== run A ==
## FIR_low_pass_filter
module FIR_low_pass_filter(
	input clk,
	input rst,
	input [7:0]FIR_IN,
	output reg [16:0]FIR_OUT
);
Size in the first run: roughly 200 flip-flops, ~27 I/O pins, roughly 15000 um^2 of cells after synthesis.
export LEC_CHECK = 0
export ABC_AREA = 1
export CAP_MARGIN = 20
export CORE_ASPECT_RATIO = 1.32
export CORE_MARGIN = 2
export CORE_UTILIZATION = 72
export CTS_CLUSTER_DIAMETER = 400
export SLEW_MARGIN = 20
export TNS_END_PERCENT = 50
create_clock -name core_clock -period 3.71 [get_ports {clk}]
run.sh (not shown) runs the stock make flow with config.mk's settings and CLKGATE_MAP_FILE=.
Status run A: flow complete, layout not clean - setup timing
Relative to run A, the following input files were edited for run B:
# run A
export LEC_CHECK = 0
export ABC_AREA = 1
export CAP_MARGIN = 20
export CORE_ASPECT_RATIO = 1.32
export CORE_MARGIN = 2
export CORE_UTILIZATION = 72
export CTS_CLUSTER_DIAMETER = 400
export SLEW_MARGIN = 20
export TNS_END_PERCENT = 50
create_clock -name core_clock -period 3.71 [get_ports {clk}]
# run B
export LEC_CHECK = 0
export ABC_AREA = 1
export CAP_MARGIN = 20
export CORE_MARGIN = 2
export CORE_UTILIZATION = 72
export SLEW_MARGIN = 20
create_clock -name core_clock -period 5.39 [get_ports {clk}]
Findings:
Among run B and run A, a clean, completed layout was produced by run B alone.
Nothing crashed in run A and all stages finished; the problem is that the final layout failed, the offending checks being setup timing.
Going from run A to run B, hold slack now larger, area added between synthesis and finish went down, met3 wire length grew by 310 um.
Run B against run A: standard cell area after detailed placement saw a decrease; detailed route wirelength on metal2 saw a decrease; part of the cycle the worst path needs saw a decrease; time the worst path needs with I/O delays and setup saw an increase.
Post-detailed-route via-to-cell ratio (higher): run A
The following lists how run C was set up differently from run B:
# run B
export LEC_CHECK = 0
export ABC_AREA = 1
export CAP_MARGIN = 20
export CORE_MARGIN = 2
export CORE_UTILIZATION = 72
export SLEW_MARGIN = 20
create_clock -name core_clock -period 5.39 [get_ports {clk}]
# run C
export LEC_CHECK = 0
export ABC_AREA = 1
export CAP_MARGIN = 20
export CORE_MARGIN = 2
export CORE_UTILIZATION = 72
export PLACE_DENSITY_LB_ADDON = 0.19
export SETUP_SLACK_MARGIN = 1.14
export SLEW_MARGIN = 20
create_clock -name core_clock -period 3.84 [get_ports {clk}]
Findings:
- Of run B and run C, only run C fails to finish with a clean layout.
- STATUS run=run C STAGES=ALL_DONE FINAL_CHECKS=FAILED CAUSE=setup timing
- The clock-buffer cell count of run C is lower than that of run B.
- Sort run B and run C by worst max-slew margin expressed relative to the limit, descending, and run B comes first.
- For first-iteration DRC count, dividing the value from run C by the value from run B gives 3.2.

---

The RTL this note starts from:
==> flow/design.v <==
module FIR_low_pass_filter(
	input clk,
	input rst,
	input [7:0]FIR_IN,
	output reg [16:0]FIR_OUT
);
reg[7:0] delay_pipeline1;
reg[7:0] delay_pipeline2;
reg[7:0] delay_pipeline3;
reg[7:0] delay_pipeline4;
reg[7:0] delay_pipeline5;
reg[7:0] delay_pipeline6;
reg[7:0] delay_pipeline7;
reg[7:0] delay_pipeline8;
reg[7:0] delay_pipeline9;
wire[7:0] coeff1 = 8'd7;	 
wire[7:0] coeff2 = 8'd5;
wire[7:0] coeff3 = 8'd51;
wire[7:0] coeff4 = 8'd135;
wire[7:0] coeff5 = 8'd179;
wire[7:0] coeff6 = 8'd135;
wire[7:0] coeff7 = 8'd51;
wire[7:0] coeff8 = 8'd5;
wire[7:0] coeff9 = 8'd7;
reg signed [16:0] multi_data1 ; 
reg signed [16:0] multi_data2 ;
reg signed [16:0] multi_data3 ;
reg signed [16:0] multi_data4 ;
reg signed [16:0] multi_data5 ;
reg signed [16:0] multi_data6 ;
reg signed [16:0] multi_data7 ;
reg signed [16:0] multi_data8 ;
reg signed [16:0] multi_data9 ;
always@(posedge clk or negedge rst)
if(!rst)
begin
	delay_pipeline1 <= 8'b0 ;
	delay_pipeline2 <= 8'b0 ;
	delay_pipeline3 <= 8'b0 ;
	delay_pipeline4 <= 8'b0 ;
	delay_pipeline5 <= 8'b0 ;
	delay_pipeline6 <= 8'b0 ;
	delay_pipeline7 <= 8'b0 ;
	delay_pipeline8 <= 8'b0 ;
	delay_pipeline9 <= 8'b0 ;
end
else
begin
	delay_pipeline1 <= FIR_IN;
	delay_pipeline2 <= delay_pipeline1 ;
	delay_pipeline3 <= delay_pipeline2 ;
	delay_pipeline4 <= delay_pipeline3 ;
	delay_pipeline5 <= delay_pipeline4 ;
	delay_pipeline6 <= delay_pipeline5 ;
	delay_pipeline7 <= delay_pipeline6 ;
	delay_pipeline8 <= delay_pipeline7 ;
	delay_pipeline9 <= delay_pipeline8 ;
end
always@(posedge clk or negedge rst)  
	if(!rst)
		multi_data1 <= 17'b0 ;
	else
		multi_data1 <= delay_pipeline1*coeff1 ;
always@(posedge clk or negedge rst)  
	if(!rst)
		multi_data2 <= 17'b0 ;
	else
		multi_data2 <= delay_pipeline2*coeff2 ;
always@(posedge clk or negedge rst)  
	if(!rst)
		multi_data3 <= 17'b0 ;
	else
		multi_data3 <= delay_pipeline3*coeff3 ;
always@(posedge clk or negedge rst)  
	if(!rst)
		multi_data4 <= 17'b0 ;
	else
		multi_data4 <= delay_pipeline4*coeff4 ;
always@(posedge clk or negedge rst)  
	if(!rst)
		multi_data5 <= 17'b0 ;
	else
		multi_data5 <= delay_pipeline5*coeff5 ;
always@(posedge clk or negedge rst)  
	if(!rst)
		multi_data6 <= 17'b0 ;
	else
		multi_data6 <= delay_pipeline6*coeff6 ;
always@(posedge clk or negedge rst)  
	if(!rst)
		multi_data7 <= 17'b0 ;
	else
		multi_data7 <= delay_pipeline7*coeff7 ;
always@(posedge clk or negedge rst)  
	if(!rst)
		multi_data8 <= 17'b0 ;
	else
		multi_data8 <= delay_pipeline8*coeff8 ;
always@(posedge clk or negedge rst)  
	if(!rst)
		multi_data9 <= 17'b0 ;
	else
		multi_data9 <= delay_pipeline9*coeff9 ;
always@(posedge clk or negedge rst)
	if(!rst)
		FIR_OUT <= 16'b0 ;
	else
		FIR_OUT <= multi_data1 + multi_data2 + multi_data3 + multi_data4 +multi_data5 + multi_data6 + multi_data7 + multi_data8 + multi_data9 ;
endmodule
make LEC_CHECK=0 CAP_MARGIN=20 CORE_ASPECT_RATIO=0.5 CORE_MARGIN=2 CORE_UTILIZATION=59 PLACE_DENSITY=0.79 SLEW_MARGIN=20 finish   # period 7.0 ns
The baseline ran to the end with no violations.
Next try:
CAP_MARGIN = 5   (was 20)
CELL_PAD_IN_SITES_GLOBAL_PLACEMENT = 0   (was not set)
CORE_ASPECT_RATIO = not set   (was 0.5)
CORE_UTILIZATION = 40   (was 59)
CTS_CLUSTER_DIAMETER = 304   (was not set)
CTS_CLUSTER_SIZE = 94   (was not set)
GPL_ROUTABILITY_DRIVEN = 0   (was not set)
GPL_TIMING_DRIVEN = 0   (was not set)
PLACE_DENSITY = not set   (was 0.79)
SETUP_SLACK_MARGIN = 1.49   (was not set)
The new run went through all stages and came out clean. Setup slack gets worse by 310 ps. Routed wire length decreases by a few percent. Synthesized cell count does not change.
Next try:
ABC_AREA = 0   (was not set)
CAP_MARGIN = 20   (was 5)
CELL_PAD_IN_SITES_GLOBAL_PLACEMENT = not set   (was 0)
CORE_ASPECT_RATIO = 1.94   (was not set)
CTS_CLUSTER_DIAMETER = 323   (was 304)
CTS_CLUSTER_SIZE = 98   (was 94)
GPL_ROUTABILITY_DRIVEN = not set   (was 0)
GPL_TIMING_DRIVEN = not set   (was 0)
PLACE_DENSITY_LB_ADDON = 0.27   (was not set)
SETUP_SLACK_MARGIN = not set   (was 1.49)
SLEW_MARGIN = 0   (was 20)
Result: The new run passed the timing, DRC and antenna checks; worst hold slack gets better by 9.1 ps; area after synthesis is unchanged; setup slack gets better by 330 ps; fmax went up by 7.4%; core utilization went down by 0.25 points; wire length went up by about 11%; global-route usage went up by 1.4 points; final area stays flat; sequential share of layout area barely changes.
Next try:
CAP_MARGIN = 40   (was 20)
CORE_ASPECT_RATIO = 0.5   (was 1.94)
CORE_MARGIN = 8   (was 2)
CORE_UTILIZATION = 64   (was 40)
GPL_ROUTABILITY_DRIVEN = 0   (was not set)
PLACE_DENSITY = 0.41   (was not set)
PLACE_DENSITY_LB_ADDON = not set   (was 0.27)
SETUP_SLACK_MARGIN = -0.69   (was not set)
TNS_END_PERCENT = 35   (was not set)
Register-to-register slack degrades by 30 ps.
Non-clock buffer count stays the same.
Setup slack degrades by 29 ps.
Core utilization goes up by 26 points.

---

RTL: the design.v shown in full above, as it stands there.
make LEC_CHECK=0 ABC_AREA=1 CAP_MARGIN=20 CORE_MARGIN=2 CORE_UTILIZATION=72 PLACE_DENSITY_LB_ADDON=0.2 SETUP_SLACK_MARGIN=-0.16 SLEW_MARGIN=20 finish   # period 3.57 ns
The baseline completed and failed the layout checks on negative setup slack.
Next try:
Settings changed: SETUP_SLACK_MARGIN -0.16 to 1.01.
Clock period 3.57 ns to 3.84 ns, I/O delays scaled along.
The new run ran to the end with violations: negative setup slack.
Sequential share of layout area is lower by 3.0 points.
Via count is higher by 20%.
Utilization is higher by 10 points.
Next try:
Settings changed: ABC_AREA 1 to default, CORE_UTILIZATION 72 to 40, PLACE_DENSITY_LB_ADDON 0.2 to default, SETUP_SLACK_MARGIN 1.01 to default.
Clock period 3.84 ns to 4.56 ns, I/O delays scaled along.
The changed run finished clean. Setup slack gains 0.42 ns. Design area falls by 18%. Register-to-register slack gains 0.42 ns. Cell count falls by 12%. Clock skew rises by 0.0057 ns.
Next try:
Settings changed: CORE_UTILIZATION 40 to 72, SETUP_SLACK_MARGIN from default to -0.23.
Clock period 4.56 ns to 3.49 ns, I/O delays scaled along.
Result: This time the run ran to the end with violations: negative setup slack; design area rises by 4.2%; worst hold slack got worse by 0.098 ns; global-route usage rose by 15 points; first-iteration DRC count went up by 14%; fmax came out higher by 2.0%; sequential cell count is unchanged; critical path depth does not change; wire length went up by 10%.
